## run A
==> flow/design.v <==
module edge_detector (
    input clock,
    input resetn,
    input increment_button,
    input tunning,
    output reg increment_signal
);
reg increment_button_prev;
reg reset_delay;  
always @(posedge clock or negedge resetn) begin
    if (!resetn) begin
        increment_button_prev <= 0;
        increment_signal <= 0;
        reset_delay <= 1'b1;  
    end else begin
        if (reset_delay != 1'b0) begin
            reset_delay <= reset_delay - 1'b1;
            increment_signal <= 0;  
        end else begin
            if (!increment_button_prev && increment_button && tunning) begin
                increment_signal <= 1;  
            end else begin
                increment_signal <= 0;  
            end
        end
        increment_button_prev <= increment_button;  
    end
end
endmodule
module my_counter #
(
    parameter counter_size = 31,
    parameter counter_limit = 32'd50000000
)
(
    input clock,
    input resetn,
    input enable,
    output reg [counter_size:0] counter
);
always @ (posedge clock or negedge resetn)
begin
    if (resetn == 1'b0) begin
        counter <= 'b0;
    end
    else begin
        if (enable == 1'b1) begin
            if (counter == counter_limit) begin
                counter <= 'b0;
            end
            else begin
                counter <= counter + 1'b1;
            end    
        end
        else begin
            counter <= counter;
        end
    end
end
endmodule
module my_signal_pulse #(
	parameter signal_period_one = 32'd50000000
)
(
input clock,
input resetn,
input [31:0] counter, 
output reg signal_gen
);
always @ (posedge clock or negedge resetn)
begin
  if(resetn == 1'b0) begin
    signal_gen <= 1'b0;
   end  
   else begin
	if(counter == signal_period_one) begin
		signal_gen <= 1'b1;
	end
	else begin
		signal_gen <= 1'b0;
	end
   end 
end
endmodule
module my_decoder (
    input clock,
    input resetn,
    input [31:0] seconds_in,
    input [31:0] minutes_in,
    input [31:0] hours_in,
    output reg [47:0] segment_out  
);
function [7:0] digit_to_segment;
    input [3:0] digit;
    case (digit)
        4'd0: digit_to_segment = 8'b11000000;  
        4'd1: digit_to_segment = 8'b11111001;  
        4'd2: digit_to_segment = 8'b10100100;  
        4'd3: digit_to_segment = 8'b10110000;  
        4'd4: digit_to_segment = 8'b10011001;  
        4'd5: digit_to_segment = 8'b10010010;  
        4'd6: digit_to_segment = 8'b10000010;  
        4'd7: digit_to_segment = 8'b11111000;  
        4'd8: digit_to_segment = 8'b10000000;  
        4'd9: digit_to_segment = 8'b10010000;  
        default: digit_to_segment = 8'b11000000;  
    endcase
endfunction
always @(posedge clock or negedge resetn) begin
    if (!resetn) begin
        segment_out <= {digit_to_segment(4'd0), digit_to_segment(4'd0), digit_to_segment(4'd0),
		  digit_to_segment(4'd0), digit_to_segment(4'd0), digit_to_segment(4'd0)};  
    end else begin
        if (seconds_in < 32'd60 && minutes_in < 32'd60 && hours_in < 32'd24) begin
            segment_out[7:0]   <= digit_to_segment(seconds_in % 10);  
            segment_out[15:8]  <= digit_to_segment(seconds_in / 10);  
            segment_out[23:16] <= digit_to_segment(minutes_in % 10);  
            segment_out[31:24] <= digit_to_segment(minutes_in / 10);  
            segment_out[39:32] <= digit_to_segment(hours_in % 10);    
            segment_out[47:40] <= digit_to_segment(hours_in / 10);    
        end else begin
            segment_out <= {digit_to_segment(4'd0), digit_to_segment(4'd0), digit_to_segment(4'd0), 
				digit_to_segment(4'd0), digit_to_segment(4'd0), digit_to_segment(4'd0)}; 
        end
    end
end
endmodule
module my_top_architecture (
    input clock,
    input resetn,
    input tunning,  
    input mode_switch,  
    input increment_button,  
    output wire [47:0] segment_out
);
wire [31:0] main_counter;
wire [31:0] seconds_counter;
wire [31:0] minutes_counter;
wire [31:0] hours_counter;
wire enable_seconds_counter;
wire enable_minutes_counter;
wire enable_hours_counter;
wire increment_signal;  
edge_detector edge_detector_inst (
    .clock(clock),
    .resetn(resetn),
    .increment_button(increment_button),
    .tunning(tunning),
    .increment_signal(increment_signal)
);
my_counter #(
    .counter_size(31),
    .counter_limit(32'd999)  
) main_counter_inst (
    .clock(clock),
    .resetn(resetn),
    .enable(1'b1),  
    .counter(main_counter)
);
my_signal_pulse #(
    .signal_period_one(32'd999)  
) my_signal_pulse_inst (
    .clock(clock),
    .resetn(resetn),
    .counter(main_counter),
    .signal_gen(enable_seconds_counter)  
);
my_counter #(
    .counter_size(31),
    .counter_limit(32'd59)  
) seconds_counter_inst (
    .clock(clock),
    .resetn(resetn),
    .enable(enable_seconds_counter && !tunning),  
    .counter(seconds_counter)
);
assign enable_minutes_counter = (enable_seconds_counter && (seconds_counter == 32'd59) && !tunning);
my_counter #(
    .counter_size(31),
    .counter_limit(32'd59)
) minutes_counter_inst (
    .clock(clock),
    .resetn(resetn),
    .enable(enable_minutes_counter || (increment_signal && mode_switch)),  
    .counter(minutes_counter)
);
assign enable_hours_counter = (enable_minutes_counter && (minutes_counter == 32'd59) && !tunning);
my_counter #(
    .counter_size(31),
    .counter_limit(32'd23)  
) hours_counter_inst (
    .clock(clock),
    .resetn(resetn),
    .enable(enable_hours_counter || (increment_signal && !mode_switch)),  
    .counter(hours_counter)
);
my_decoder my_decoder_inst (
    .clock(clock),
    .resetn(resetn),
    .seconds_in(seconds_counter),
    .minutes_in(minutes_counter),
    .hours_in(hours_counter),
    .segment_out(segment_out)
);
endmodule
export LEC_CHECK = 0
export ABC_AREA = 1
export CAP_MARGIN = 20
export CORE_MARGIN = 2
export CORE_UTILIZATION = 66
export PLACE_DENSITY = 0.6
export SETUP_SLACK_MARGIN = 3.14
export SLEW_MARGIN = 40
create_clock -name core_clock -period 12.0 [get_ports {clock}]
run.sh (not shown) runs the stock make flow with config.mk's settings and CLKGATE_MAP_FILE=.
Tool error ODB-0269 stopped run A during global routing (5_1_grt); no final results.
Inputs modified between run A and run B:
Settings: swapping 40 for 20 in SLEW_MARGIN; clearing ABC_AREA, which used to be 1; swapping 66 for 64 in CORE_UTILIZATION; clearing SETUP_SLACK_MARGIN, which used to be 3.14; swapping 12.0 for 14.4 in the clock period (ns, I/O delays scaled along).
Results
- Run B went all the way through the flow, and no timing, DRC or antenna check failed.
- Run B vs. run A: area of the synthesized netlist per yosys stat up 38%; simple logic cell fraction of the synthesized area down 22 points; instance count after placement with tap cells included up about 14%; number of cells upsized or downsized after cts down 308.
- Re number of buffers on the longest clock path: no difference whatsoever between run A and run B.
- Compared with run A, run B shows horizontal die dimension higher by 31 µm.
- Comparing run B and run A, the lower area after synthesis was measured on run A.
- Die area came out higher on run B than on run A.
- Run B gives more synthesized cell count than run A did.
#### Input delta (run C over run B)
Settings: ABC_AREA newly set to 1; CORE_UTILIZATION changed from 64 to 72; the clock period (ns, I/O delays scaled along) changed from 14.4 to 21.0.
### Flow results
Re simple-gate portion of the synthesized area: run C is 22 points up on run B.
Taking run B as 1.0, run C lands at 0.67 on via count.
Run C vs run B — average footprint of a synthesized cell dropped by more than 10%
Run B → run C: cell area lower; synthesized area lower; non-clock buffer area fraction after layout comparable.
The per-cell via count in the routed design number comes out lower for run C vs run B.
Relative to run C, the following input files were edited for run D:
Settings: a change of CORE_UTILIZATION from 72 to 66; a change of the clock period (ns, I/O delays scaled along) from 21.0 to 12.0.
--- outcome ---
Relative to run C, non-clock buffer count increased by 62 in run D. Going from run C to run D, data required time of the critical path shows a reduction of 8960 ps; critical path depth saw an increase; register share of the cell area shrank by 1.9 points. Run D against run C: combined global-route utilization of all metal layers fell by 2.6 points, number of buffers and inverters on the critical path climbed 9, via count picked up an extra 1.8%.
### run D -> run E
Settings: a change of CORE_UTILIZATION from 66 to 72; an added CTS_CLUSTER_DIAMETER of 98; a change of the clock period (ns, I/O delays scaled along) from 12.0 to 10.3.
### Flow results
- For run E, the flow was terminated by a tool error in global routing (5_1_grt) and produced no final design.
- Changes observed in run E relative to run D: number of I/O port buffers roughly the same, setup fix buffers added after clock tree synthesis up 90.
- As far as number of H-tree branching levels goes, run D and run E are indistinguishable; the numbers are identical.
- As far as proportion of synthesized flip-flops having asynchronous set or reset goes, run E and run D are indistinguishable; the numbers are identical.
- Number of gates resized after cts, run E and run D, lower one = run D.
